== run 1 ==
==> flow/design.v <==
`timescale 1ns / 1ps
module conv (
input [4:0] stride,
input  conv_enable, 
output reg [18:0] address1 , address2, write_address,
output reg end_reach, full_conv_end, dot_sum_end,
input clk,
input reset,
input [9:0] w1 ,h1,w2,h2,
output reg [9:0] width, height
  );
reg [9:0] H1_index_outer , V1_index_outer ;
reg [5:0]	v1_index_inner , h1_index_inner ;
reg dot_sum_start ;
always @ (posedge clk) begin	 
		if (reset) begin
			H1_index_outer = 0;
			V1_index_outer = 0;
			v1_index_inner = 0;
			h1_index_inner = 0;
			address1 = 0;
			address2 = 0;
			write_address = 0;
			end_reach = 0;
			dot_sum_end = 0;
			dot_sum_start = 1;
			full_conv_end = 0;
			width = 0;
			height = 0;
		end
		else if (conv_enable) begin
				if (dot_sum_start) begin
						v1_index_inner = 0;
						h1_index_inner = 0;
						dot_sum_start = 0;
						dot_sum_end =0;
				end	
				if (!full_conv_end) begin
					address1 = address1 + 2'b01;
					h1_index_inner = h1_index_inner + 2'b01 ;
					if (h1_index_inner == w2) begin			 
						v1_index_inner = v1_index_inner + 1;
						h1_index_inner = 6'b0;								
						address1 = (v1_index_inner + V1_index_outer )* w1 + H1_index_outer;
					end	
					if (v1_index_inner == h2) begin			 
						H1_index_outer = H1_index_outer + stride;
						address1 = V1_index_outer * w1 + H1_index_outer ;
						dot_sum_start = 1;
						dot_sum_end =1;
						v1_index_inner = 6'b0;
					end
					if ((H1_index_outer + w2) > w1	) begin		 
						width = H1_index_outer;
						dot_sum_start = 1;
						V1_index_outer = V1_index_outer + stride;
						H1_index_outer = 10'b0000000000;
						address1 = V1_index_outer * w1;
					end
					if (address1 == h1*w1 ) 		full_conv_end = 1;		 
					if ((address1 + 1) == h1*w1 ) 		height = V1_index_outer + 1;
					address2 = v1_index_inner*w2 + h1_index_inner;
					if (dot_sum_start)	write_address	= write_address + 1;
				end
		end
    end
endmodule 
make LEC_CHECK=0 CAP_MARGIN=20 CORE_MARGIN=2 CORE_UTILIZATION=72 CTS_CLUSTER_DIAMETER=294 CTS_CLUSTER_SIZE=97 HOLD_SLACK_MARGIN=0.29 PLACE_DENSITY=0.42 SETUP_SLACK_MARGIN=-0.56 SLEW_MARGIN=20 TNS_END_PERCENT=30 finish   # period 6.1 ns
run.sh (not shown) runs the stock make flow with config.mk's settings and CLKGATE_MAP_FILE=.
For run 1, the flow was terminated by a tool error in 5_1_grt and produced no final design.
diff inputs: run 1 => run 2
--- a/flow/config.mk
+++ b/flow/config.mk
@@ -10,6 +10 @@
-export CORE_UTILIZATION = 72
-export CTS_CLUSTER_DIAMETER = 294
-export CTS_CLUSTER_SIZE = 97
-export HOLD_SLACK_MARGIN = 0.29
-export PLACE_DENSITY = 0.42
-export SETUP_SLACK_MARGIN = -0.56
+export CORE_UTILIZATION = 52
@@ -17 +11,0 @@
-export TNS_END_PERCENT = 30
==> flow/constraint.sdc <==
create_clock -name core_clock -period 10.6 [get_ports {clk}]
set_input_delay 2.1200 -clock core_clock [delete_from_list [all_inputs] [get_ports {clk}]]
set_output_delay 2.1200 -clock core_clock [all_outputs]
set_load 0.01 [all_outputs]
### Flow results
In summary, run 2 completed successfully, with a layout that passed the timing, DRC and antenna checks.
In the summary table, run 1 is marked failed, with error GRT-0232 raised in 5_1_grt.
From run 1 to run 2 the numbers moved as follows: starting density of the core dropped 20 points; weighted congestion reported at the end of routability-driven placement went down by 0.16.
In run 2 relative to run 1, cell area after placement had gone down by more than 10%.
In run 2 relative to run 1, die size had gone up by more than a quarter.
Delta (run 2 minus run 1): count of standard-cell rows increased by 11 relative to the old numbers, number of buffers added for setup after CTS went down 25.
The inputs of run 3 differ from those of run 2 as listed below.
--- a/flow/config.mk
+++ b/flow/config.mk
@@ -10 +10,3 @@
-export CORE_UTILIZATION = 52
+export CORE_UTILIZATION = 58
+export CTS_CLUSTER_DIAMETER = 237
+export CTS_CLUSTER_SIZE = 98
==> flow/constraint.sdc <==
create_clock -name core_clock -period 11.0 [get_ports {clk}]
set_input_delay 2.2000 -clock core_clock [delete_from_list [all_inputs] [get_ports {clk}]]
set_output_delay 2.2000 -clock core_clock [all_outputs]
set_load 0.01 [all_outputs]
- Run 3: flow completed, timing, DRC and antenna clean
- The lower period utilization of run 3 and run 2 is in run 3.
- Changes observed in run 3 relative to run 2: critical path required time increased 0.41 ns, aoi/oai-family share of the synthesized area stayed essentially flat, global-route usage rose 2.2 points, met3 usage saw an increase.
#### Input delta (run 4 over run 3)
--- a/flow/config.mk
+++ b/flow/config.mk
@@ -8,0 +9 @@
+export CELL_PAD_IN_SITES_GLOBAL_PLACEMENT = 3
@@ -10,2 +11,2 @@
-export CORE_UTILIZATION = 58
-export CTS_CLUSTER_DIAMETER = 237
+export CORE_UTILIZATION = 40
+export CTS_CLUSTER_DIAMETER = 390
### Flow results
Comparing clock power share for run 4 and run 3, the bigger number came from run 3. [compare] base=run 3 new=run 4: shortest clock period the worst path allows after layout now sits higher, worst setup slack has decreased.
Here is what was changed in the inputs of run 5 compared with run 4.
--- a/flow/config.mk
+++ b/flow/config.mk
@@ -9 +8,0 @@
-export CELL_PAD_IN_SITES_GLOBAL_PLACEMENT = 3
@@ -11,3 +10 @@
-export CORE_UTILIZATION = 40
-export CTS_CLUSTER_DIAMETER = 390
-export CTS_CLUSTER_SIZE = 98
+export CORE_UTILIZATION = 58
==> flow/constraint.sdc <==
create_clock -name core_clock -period 8.5 [get_ports {clk}]
set_input_delay 1.7000 -clock core_clock [delete_from_list [all_inputs] [get_ports {clk}]]
set_output_delay 1.7000 -clock core_clock [all_outputs]
set_load 0.01 [all_outputs]
[summary]
- In run 5 the implementation completed, yet the final layout does not meet the checks, the culprit being setup timing.
- Run 4 -> run 5: hold slack flat
- Routed wire length: run 5 worse than run 4
- Delta (run 5 minus run 4): synthesis-to-finish area growth went up by 18 points, data arrival time of the critical path has decreased, via count of the routed design picked up an extra 16%, non-clock buffer count higher, clock skew roughly the same.
- Re total global routing track utilization: run 5 and run 4 aren't equal, and the higher value belongs to run 5.
- Final net count (lower): run 4
- In run 5 the weighted congestion reported at the end of routability-driven placement turned out 0.084 higher than in run 4.
- Run 5 reports its highest-delay cell along the critical path as sky130_fd_sc_hd__or4_4 while run 4 reports sky130_fd_sc_hd__fa_1.
No activity file was given, so power comes from the tool's default toggle rates.
